## build 40
Design comparator_latch, start of the top module:
module comparator_latch #
(
  parameter n_to_response_time = -1038,
  parameter p_to_response_time = -1020,
  parameter const_response_time = 1285,
  parameter n_to_tau = -1248,
  parameter p_to_tau = 1037,
  parameter const_tau = 1042,
  parameter n_to_response_time_lh = -1752,
  parameter p_to_response_time_lh = -1006,
  parameter const_response_time_lh = 1185,
  parameter n_to_tau_lh = 1131,
  parameter p_to_tau_lh = -1115,
  parameter const_tau_lh = 1529
)
(
  input clk,
  input reset,
  input sys_clk,
  input [15-1:0] n,
  input [15-1:0] p,
  output [35-1:0] out
);
Size in the first run: ~6800 cells after synthesis, about 68 I/O pins, roughly 57000 sq um of cells after synthesis.
Settings: LEC_CHECK=0, ABC_AREA=1, CAP_MARGIN=20, CORE_MARGIN=2, CORE_UTILIZATION=40, CTS_CLUSTER_DIAMETER=100, CTS_CLUSTER_SIZE=99, HOLD_SLACK_MARGIN=-0.1, PLACE_DENSITY_LB_ADDON=0.3, SETUP_SLACK_MARGIN=-2.0, SLEW_MARGIN=20, TNS_END_PERCENT=95; clock period 26.0 ns.
run.sh (not shown) runs the stock make flow with config.mk's settings and CLKGATE_MAP_FILE=.
Modified inputs, build 8 compared to build 40
diff --git a/flow/config.mk b/flow/config.mk
--- a/flow/config.mk
+++ b/flow/config.mk
@@ -13,6 +13,6 @@
 export CTS_CLUSTER_SIZE = 99
 export HOLD_SLACK_MARGIN = -0.1
-export PLACE_DENSITY_LB_ADDON = 0.3
+export PLACE_DENSITY = 0.72
 export SETUP_SLACK_MARGIN = -2.0
 export SLEW_MARGIN = 20
-export TNS_END_PERCENT = 95
+export TNS_END_PERCENT = 90
==> comparison <==
[build 8] wire length fell about 2% relative to build 40
Diff build 40 -> build 8: clock net sink count closely matched the old numbers, via count up 505.
The following lists how build 64 was set up differently from build 8:
==> flow/config.mk <==
export PLATFORM = sky130hd
export DESIGN_NAME = comparator_latch
export DESIGN_NICKNAME = comparator_latch
export VERILOG_FILES = /design/flow/design.v
export SDC_FILE = /design/flow/constraint.sdc
export NUM_CORES = 4
export LEC_CHECK = 0
export CAP_MARGIN = 20
export CORE_MARGIN = 2
export CORE_UTILIZATION = 40
export SLEW_MARGIN = 20
==> flow/constraint.sdc <==
create_clock -name core_clock -period 24.8 [get_ports {clk}]
set_input_delay 4.9600 -clock core_clock [delete_from_list [all_inputs] [get_ports {clk}]]
set_output_delay 4.9600 -clock core_clock [all_outputs]
set_load 0.01 [all_outputs]
Findings:
In the reports for build 8 and build 64, the smaller met1 layer usage reported by global route belongs to build 64.
From build 8 to build 64 the numbers moved as follows: total of plain and repair buffers excluding clock buffers shows an increase of about 60%; total vias in the final route shows a reduction of 6485.
Worst slew margin relative to its limit on build 64 is up relative to build 8.
Of the two candidates, build 8 has the better slack of the worst reg-to-reg path and build 64 the worse one.
Of build 8 and build 64, the lower y dimension of the die belongs to build 64.
Comparing build 8 and build 64, the lower final area is on build 64.
Side by side, core utilization turned out higher in build 64 than in build 8.
Setup changes, build 64 to build 87
diff --git a/flow/config.mk b/flow/config.mk
--- a/flow/config.mk
+++ b/flow/config.mk
@@ -6,6 +6,11 @@
 export NUM_CORES = 4
 export LEC_CHECK = 0
+export ABC_AREA = 1
 export CAP_MARGIN = 20
 export CORE_MARGIN = 2
 export CORE_UTILIZATION = 40
+export CTS_CLUSTER_DIAMETER = 31
+export CTS_CLUSTER_SIZE = 99
+export HOLD_SLACK_MARGIN = -0.1
+export SETUP_SLACK_MARGIN = -2.0
 export SLEW_MARGIN = 20
==> flow/constraint.sdc <==
create_clock -name core_clock -period 26.0 [get_ports {clk}]
set_input_delay 5.2000 -clock core_clock [delete_from_list [all_inputs] [get_ports {clk}]]
set_output_delay 5.2000 -clock core_clock [all_outputs]
set_load 0.01 [all_outputs]
==> comparison <==
Build 87 was carried through to the last stage, and its layout satisfied the timing, DRC and antenna checks.
Relative to build 64, data required time at the worst endpoint increased by 1.22 ns in build 87.
Build 64 vs build 87, start point of the critical path: n[2] vs n[5]
[compare] base=build 64 new=build 87: final cell count shows an increase of 1186.


== the reference run ==
comparator_latch again, from the RTL that the note above started with.
Settings: LEC_CHECK=0, ABC_AREA=1, CAP_MARGIN=25, CELL_PAD_IN_SITES_DETAIL_PLACEMENT=1, CORE_MARGIN=5, CORE_UTILIZATION=31, GPL_TIMING_DRIVEN=0, HOLD_SLACK_MARGIN=0.09, MIN_ROUTING_LAYER=met2, PLACE_DENSITY_LB_ADDON=0.05, SLEW_MARGIN=20; clock period 38.1 ns.
Changes in the trial run relative to the reference run:
==> flow/config.mk <==
export PLATFORM = sky130hd
export DESIGN_NAME = comparator_latch
export DESIGN_NICKNAME = comparator_latch
export VERILOG_FILES = /design/flow/design.v
export SDC_FILE = /design/flow/constraint.sdc
export NUM_CORES = 4
export LEC_CHECK = 0
export CAP_MARGIN = 20
export CORE_MARGIN = 2
export CORE_UTILIZATION = 66
export SLEW_MARGIN = 20
==> flow/constraint.sdc <==
create_clock -name core_clock -period 14.6 [get_ports {clk}]
set_input_delay 2.9200 -clock core_clock [delete_from_list [all_inputs] [get_ports {clk}]]
set_output_delay 2.9200 -clock core_clock [all_outputs]
set_load 0.01 [all_outputs]
--- outcome ---
The trial run: number of vias per cell after detailed routing is 17% lower than what the reference run reported.
Re share of cell area taken by multi-input logic gates: the reference run and the trial run aren't equal, and the higher value belongs to the reference run.
Reported for the reference run and the trial run, number of max-slew violations in the final report turned out identical to the last digit.
The trial run: global-route usage 7.9 points above the reference run
Of the reference run and the trial run, only the trial run fails to finish with a clean layout.
Nothing crashed in the trial run and all stages finished; the problem is that the final layout failed, the offending checks being setup timing.
Die size: the trial run is under the reference run
The synthesized area divided by synthesized cell count in the trial run is 1.13 times that in the reference run.
Comparing the reference run and the trial run, the higher worst reg2reg path depth was measured on the trial run.
